==> flow/design.v <==
`timescale 1ns / 1ps
module magnitude_wrapper(
	input aclk,
	input aresetn,
	input s_i_data_valid,
	output reg s_o_data_ready,
	input [31:0] s_i_data,
	output reg m_o_data_valid,
	input m_i_data_ready,
	output reg [31:0] m_o_data
    );
	reg [31:0] o_data_temp;
	reg [15:0] data_real;
	reg [15:0] data_imag;
	reg start_calc;
	reg ack_calc;
	wire [15:0] in_real = s_i_data[15:0];
	wire [15:0] in_imag = s_i_data[31:16];
	always @ (posedge aclk)
		begin
			if (aresetn == 0) begin
				s_o_data_ready <= 1'b0;
				start_calc <= 1'b0;
			end
			if (ack_calc == 1'b1) begin
				start_calc <= 0;
			end
			if ( (s_i_data_valid == 1'b1) && (ack_calc == 0)) begin
				if (in_real[15] == 1'b1)
					data_real <= ~in_real + 16'd1;
				else
					data_real <= in_real;
				if (in_imag[15] == 1'b1)
					data_imag <= ~in_imag + 16'd1;
				else
					data_imag <= in_imag;
				s_o_data_ready <= 1;
				start_calc <= 1'b1;
			end
		end
	always @ (posedge aclk)
		begin
			if (aresetn == 0) begin
				ack_calc <= 0;
			end
			if (start_calc == 1'b1) begin
				ack_calc <= 1;
				o_data_temp <= data_real*data_real + data_imag*data_imag;
			end
			else begin
				ack_calc <= 0;
			end
		end
	always @ (posedge aclk)
		begin
			if (aresetn == 0) begin
				m_o_data_valid <= 1'b0;
			end
			if (m_i_data_ready == 1'b1) begin
				if (ack_calc == 0) begin
					m_o_data_valid <= 1'b0;
				end
				else begin
					m_o_data_valid <= 1'b1;
					m_o_data <= o_data_temp;
				end
			end
		end
endmodule
make LEC_CHECK=0 CAP_MARGIN=20 CELL_PAD_IN_SITES_DETAIL_PLACEMENT=1 CELL_PAD_IN_SITES_GLOBAL_PLACEMENT=1 CORE_MARGIN=5 CORE_UTILIZATION=35 CTS_CLUSTER_DIAMETER=228 CTS_CLUSTER_SIZE=61 GPL_TIMING_DRIVEN=0 MAX_ROUTING_LAYER=met4 MIN_ROUTING_LAYER=met2 PLACE_DENSITY_LB_ADDON=0.27 SETUP_SLACK_MARGIN=1.86 SLEW_MARGIN=20 finish   # period 10.0 ns
run.sh (not shown) runs the stock make flow with config.mk's settings and CLKGATE_MAP_FILE=.
The first run went through all stages and came out clean.
==> next run, changes <==
- ABC_AREA: not set -> 1
- CELL_PAD_IN_SITES_DETAIL_PLACEMENT: 1 -> not set
- CELL_PAD_IN_SITES_GLOBAL_PLACEMENT: 1 -> not set
- CORE_ASPECT_RATIO: not set -> 0.5
- CORE_MARGIN: 5 -> 7
- CORE_UTILIZATION: 35 -> 69
- CTS_CLUSTER_DIAMETER: 228 -> 310
- CTS_CLUSTER_SIZE: 61 -> 100
- GPL_TIMING_DRIVEN: 0 -> not set
- HOLD_SLACK_MARGIN: not set -> 0.06
- MAX_ROUTING_LAYER: met4 -> not set
- MIN_ROUTING_LAYER: met2 -> not set
- PLACE_DENSITY_LB_ADDON: 0.27 -> not set
- SETUP_SLACK_MARGIN: 1.86 -> -1.0
- SLEW_MARGIN: 20 -> 25
Effect: The changed run went through all stages and came out clean; synthesized cell count is higher by 25%; clock skew is about the same; global-route usage fell by 1.3 points; worst setup slack improves by 0.99 ns.
==> next run, changes <==
- ABC_AREA: 1 -> not set
- CELL_PAD_IN_SITES_GLOBAL_PLACEMENT: not set -> 1
- CORE_ASPECT_RATIO: 0.5 -> not set
- CORE_MARGIN: 7 -> 2
- CORE_UTILIZATION: 69 -> 35
- CTS_CLUSTER_DIAMETER: 310 -> 228
- CTS_CLUSTER_SIZE: 100 -> 61
- GPL_TIMING_DRIVEN: not set -> 0
- HOLD_SLACK_MARGIN: 0.06 -> not set
- MAX_ROUTING_LAYER: not set -> met4
- PLACE_DENSITY_LB_ADDON: not set -> 0.27
- SETUP_SLACK_MARGIN: -1.0 -> 0.67
- SLEW_MARGIN: 25 -> 20
What happened: Clock-buffer cell count stays the same. Non-clock buffer count increases by 48. Die size goes up by 63%. Via count shrinks by 11%. Utilization came out lower by 36 points.
==> next run, changes <==
- CELL_PAD_IN_SITES_GLOBAL_PLACEMENT: 1 -> not set
- CORE_ASPECT_RATIO: not set -> 1.32
- CORE_MARGIN: 2 -> 9
- CORE_UTILIZATION: 35 -> 40
- CTS_CLUSTER_DIAMETER: 228 -> 97
- CTS_CLUSTER_SIZE: 61 -> not set
- MAX_ROUTING_LAYER: met4 -> not set
- MIN_ROUTING_LAYER: not set -> met2
- PLACE_DENSITY_LB_ADDON: 0.27 -> not set
- SETUP_SLACK_MARGIN: 0.67 -> not set
=> First-iteration DRC count goes up to 5.1 times its value. Utilization goes up by 5.5 points. Worst hold slack gains 0.0064 ns.

* * *

Setup of P:
RTL: the design.v shown in full above, as it stands there.
Settings: LEC_CHECK=0, ABC_AREA=1, CAP_MARGIN=20, CORE_MARGIN=2, CORE_UTILIZATION=72, SLEW_MARGIN=20; clock period 11.6 ns.
Changes in Q relative to P:
Settings: setting PLACE_DENSITY_LB_ADDON to 0.28 for the first time; setting CTS_CLUSTER_SIZE to 76 for the first time; changing the clock period (ns, I/O delays scaled along) from 11.6 to 6.46.
Results
Q completed end to end; final checks failed (negative setup slack).
Compared with P, Q shows a lower final critical path time including I/O delays and setup.
Setup violation total in the final timing report came out higher on Q than on P.
Final worst-path cycle share delta for Q relative to P: 47 points higher
P and Q ended up with nearly the same clock transition time at the flip-flop clock pins of the worst setup and hold paths.
Post-cts resize count ends up lower on P.
Diff P and Q: via count higher in Q
Between P and Q, the flow reports critical path depth increasing by more than a quarter.
Compared with P, Q shows a lower worst setup slack for register-to-register paths.
Here is what was changed in the inputs of R compared with Q.
Settings: clearing ABC_AREA, which used to be 1; swapping 72 for 68 in CORE_UTILIZATION; clearing CTS_CLUSTER_SIZE, which used to be 76; clearing PLACE_DENSITY_LB_ADDON, which used to be 0.28; swapping 6.46 for 11.6 in the clock period (ns, I/O delays scaled along).
- R was carried through to the last stage, and its layout satisfied the timing, design-rule and antenna checks.
- From Q to R the numbers moved as follows: die area +0.38%; number of nets at floorplan -440.
- Relative to Q, the number of placed cells counting well taps measured on R has decreased by more than 10%.
- Summary of R over Q: arrival time of the worst setup path grew by 1090 ps, final cell count shrank by about 22%.
Modified inputs, S compared to R
Settings: CAP_MARGIN changed from 20 to 30; SETUP_SLACK_MARGIN newly set to -0.36; CORE_UTILIZATION changed from 68 to 22; the clock period (ns, I/O delays scaled along) changed from 11.6 to 11.4.
- After detailed routing, R needs less wire than S.
- Comparing R and S, the higher post-route standard cell area excluding fillers was measured on S.
- On final design utilization: S sits below R.

* * *

Setup of north:
Starts from the design.v that is shown in full above.
Settings: LEC_CHECK=0, CAP_MARGIN=30, CORE_MARGIN=2, CORE_UTILIZATION=67, CTS_CLUSTER_DIAMETER=255, CTS_CLUSTER_SIZE=100, SETUP_SLACK_MARGIN=-0.36, SLEW_MARGIN=20; clock period 11.4 ns.
north | status: complete | timing, DRC, antenna: pass
The inputs of south differ from those of north as listed below.
- swapping 67 for 26 in CORE_UTILIZATION
- swapping 30 for 15 in CAP_MARGIN
- putting GPL_ROUTABILITY_DRIVEN at 0 where nothing was set
- clearing CTS_CLUSTER_SIZE, which used to be 100
- clearing CTS_CLUSTER_DIAMETER, which used to be 255
- putting MIN_ROUTING_LAYER at met2 where nothing was set
- putting CELL_PAD_IN_SITES_DETAIL_PLACEMENT at 2 where nothing was set
- swapping 2 for 3 in CORE_MARGIN
Notes after the runs:
Both conditions hold for south: the flow ran to the end and the final layout passed the timing, design-rule and antenna checks. As far as area of the synthesized netlist per yosys stat goes, north and south are indistinguishable; the numbers are identical. For north, the library cell contributing the largest single delay on the critical path was sky130_fd_sc_hd__o41ai_1, unlike south, where it was sky130_fd_sc_hd__edfxtp_1. Compared to north, the routing of south uses more wire. Against north, south comes in 9277 higher on via count of the first global-routing pass. Between south and north, the CTS clock-pin slew for the worst setup and hold paths figures differ only marginally. Across both runs, layout filler cell count was higher for south than for north. [compare] base=north new=south: count of inserted antenna diode cells went up by 34, post-route core utilization went down by 44 points, met3 usage went up by 27 points.
The following lists how east was set up differently from south:
- setting CTS_CLUSTER_SIZE to 100 for the first time
- removing MIN_ROUTING_LAYER (formerly met2)
- removing GPL_ROUTABILITY_DRIVEN (formerly 0)
- changing CORE_UTILIZATION from 26 to 22
- changing CORE_MARGIN from 3 to 2
- changing CAP_MARGIN from 15 to 30
- setting CTS_CLUSTER_DIAMETER to 256 for the first time
- removing CELL_PAD_IN_SITES_DETAIL_PLACEMENT (formerly 2)
- setting TNS_END_PERCENT to 10 for the first time
## What came out
- Changes observed in east relative to south: total number of cells along the worst setup path rose by 10%, core utilization fell by 4.5 points, total overflow reported by the global router stayed essentially flat, clock insertion delay at the later pin of the skew report fell by 0.03 ns, wire length on met2 fell by 15000 um.
- When east is measured against south, its via count turns out 6300 lower.
- Diff east and south: overall fraction of global-route tracks in use lower in east
- Diff south -> east: clock buffer and inverter area fraction after layout comparable; global-route wire length before repair now smaller.
Edits applied to the flow inputs when going from east to west:
- CORE_ASPECT_RATIO newly set to 1.9
- ABC_AREA newly set to 1
- CTS_CLUSTER_DIAMETER changed from 256 to 268
- SLEW_MARGIN changed from 20 to 5
- TNS_END_PERCENT removed (was 10)
Findings:
- Diff east -> west | register-to-register slack | increase of 1.00 ns
- Summary of the comparison: sequential share of layout area is lower in west, relative to east.
- | utilization after layout | west vs east | ≈ equal |
- Against east, west reports a layout-stage area growth over the synthesis result that is lower.
- west reports its first element of the critical path as data_real[4] while east reports data_real[11].
- Measured against each other, east and west differ in transition at the pin with the smallest max-transition slack, the higher figure coming from east.
What middle does differently from west at the input level:
- CORE_ASPECT_RATIO no longer set, was 1.9
- PLACE_DENSITY now 0.9, previously not set
- CORE_UTILIZATION now 72, was 22
- CTS_CLUSTER_DIAMETER now 217, was 268
- SLEW_MARGIN now 20, was 5
- CTS_CLUSTER_SIZE now 76, was 100
- the clock period (ns, I/O delays scaled along) now 5.38, was 11.4
[summary]
For synthesized cell count, west and middle come out practically identical. Core area in middle is 70% lower than in west. Routability congestion estimate from global placement across middle and west: no real change. Between west and middle, setup slack at placement decreased. middle vs. west: post-synthesis instance area has remained practically unchanged; total placed instance area has increased; total clock buffers created by CTS has remained practically unchanged. Of middle and west, just one finished clean: west. For middle, the flow was terminated by a tool error in global routing and produced no final design. middle vs west — die area dropped 69%. Compared with west, middle shows a row count that is 90 lower. In the reports for middle and west, the larger share of the core filled by cells before placement belongs to middle. Number of gates resized after cts for middle: 147 up relative to west.
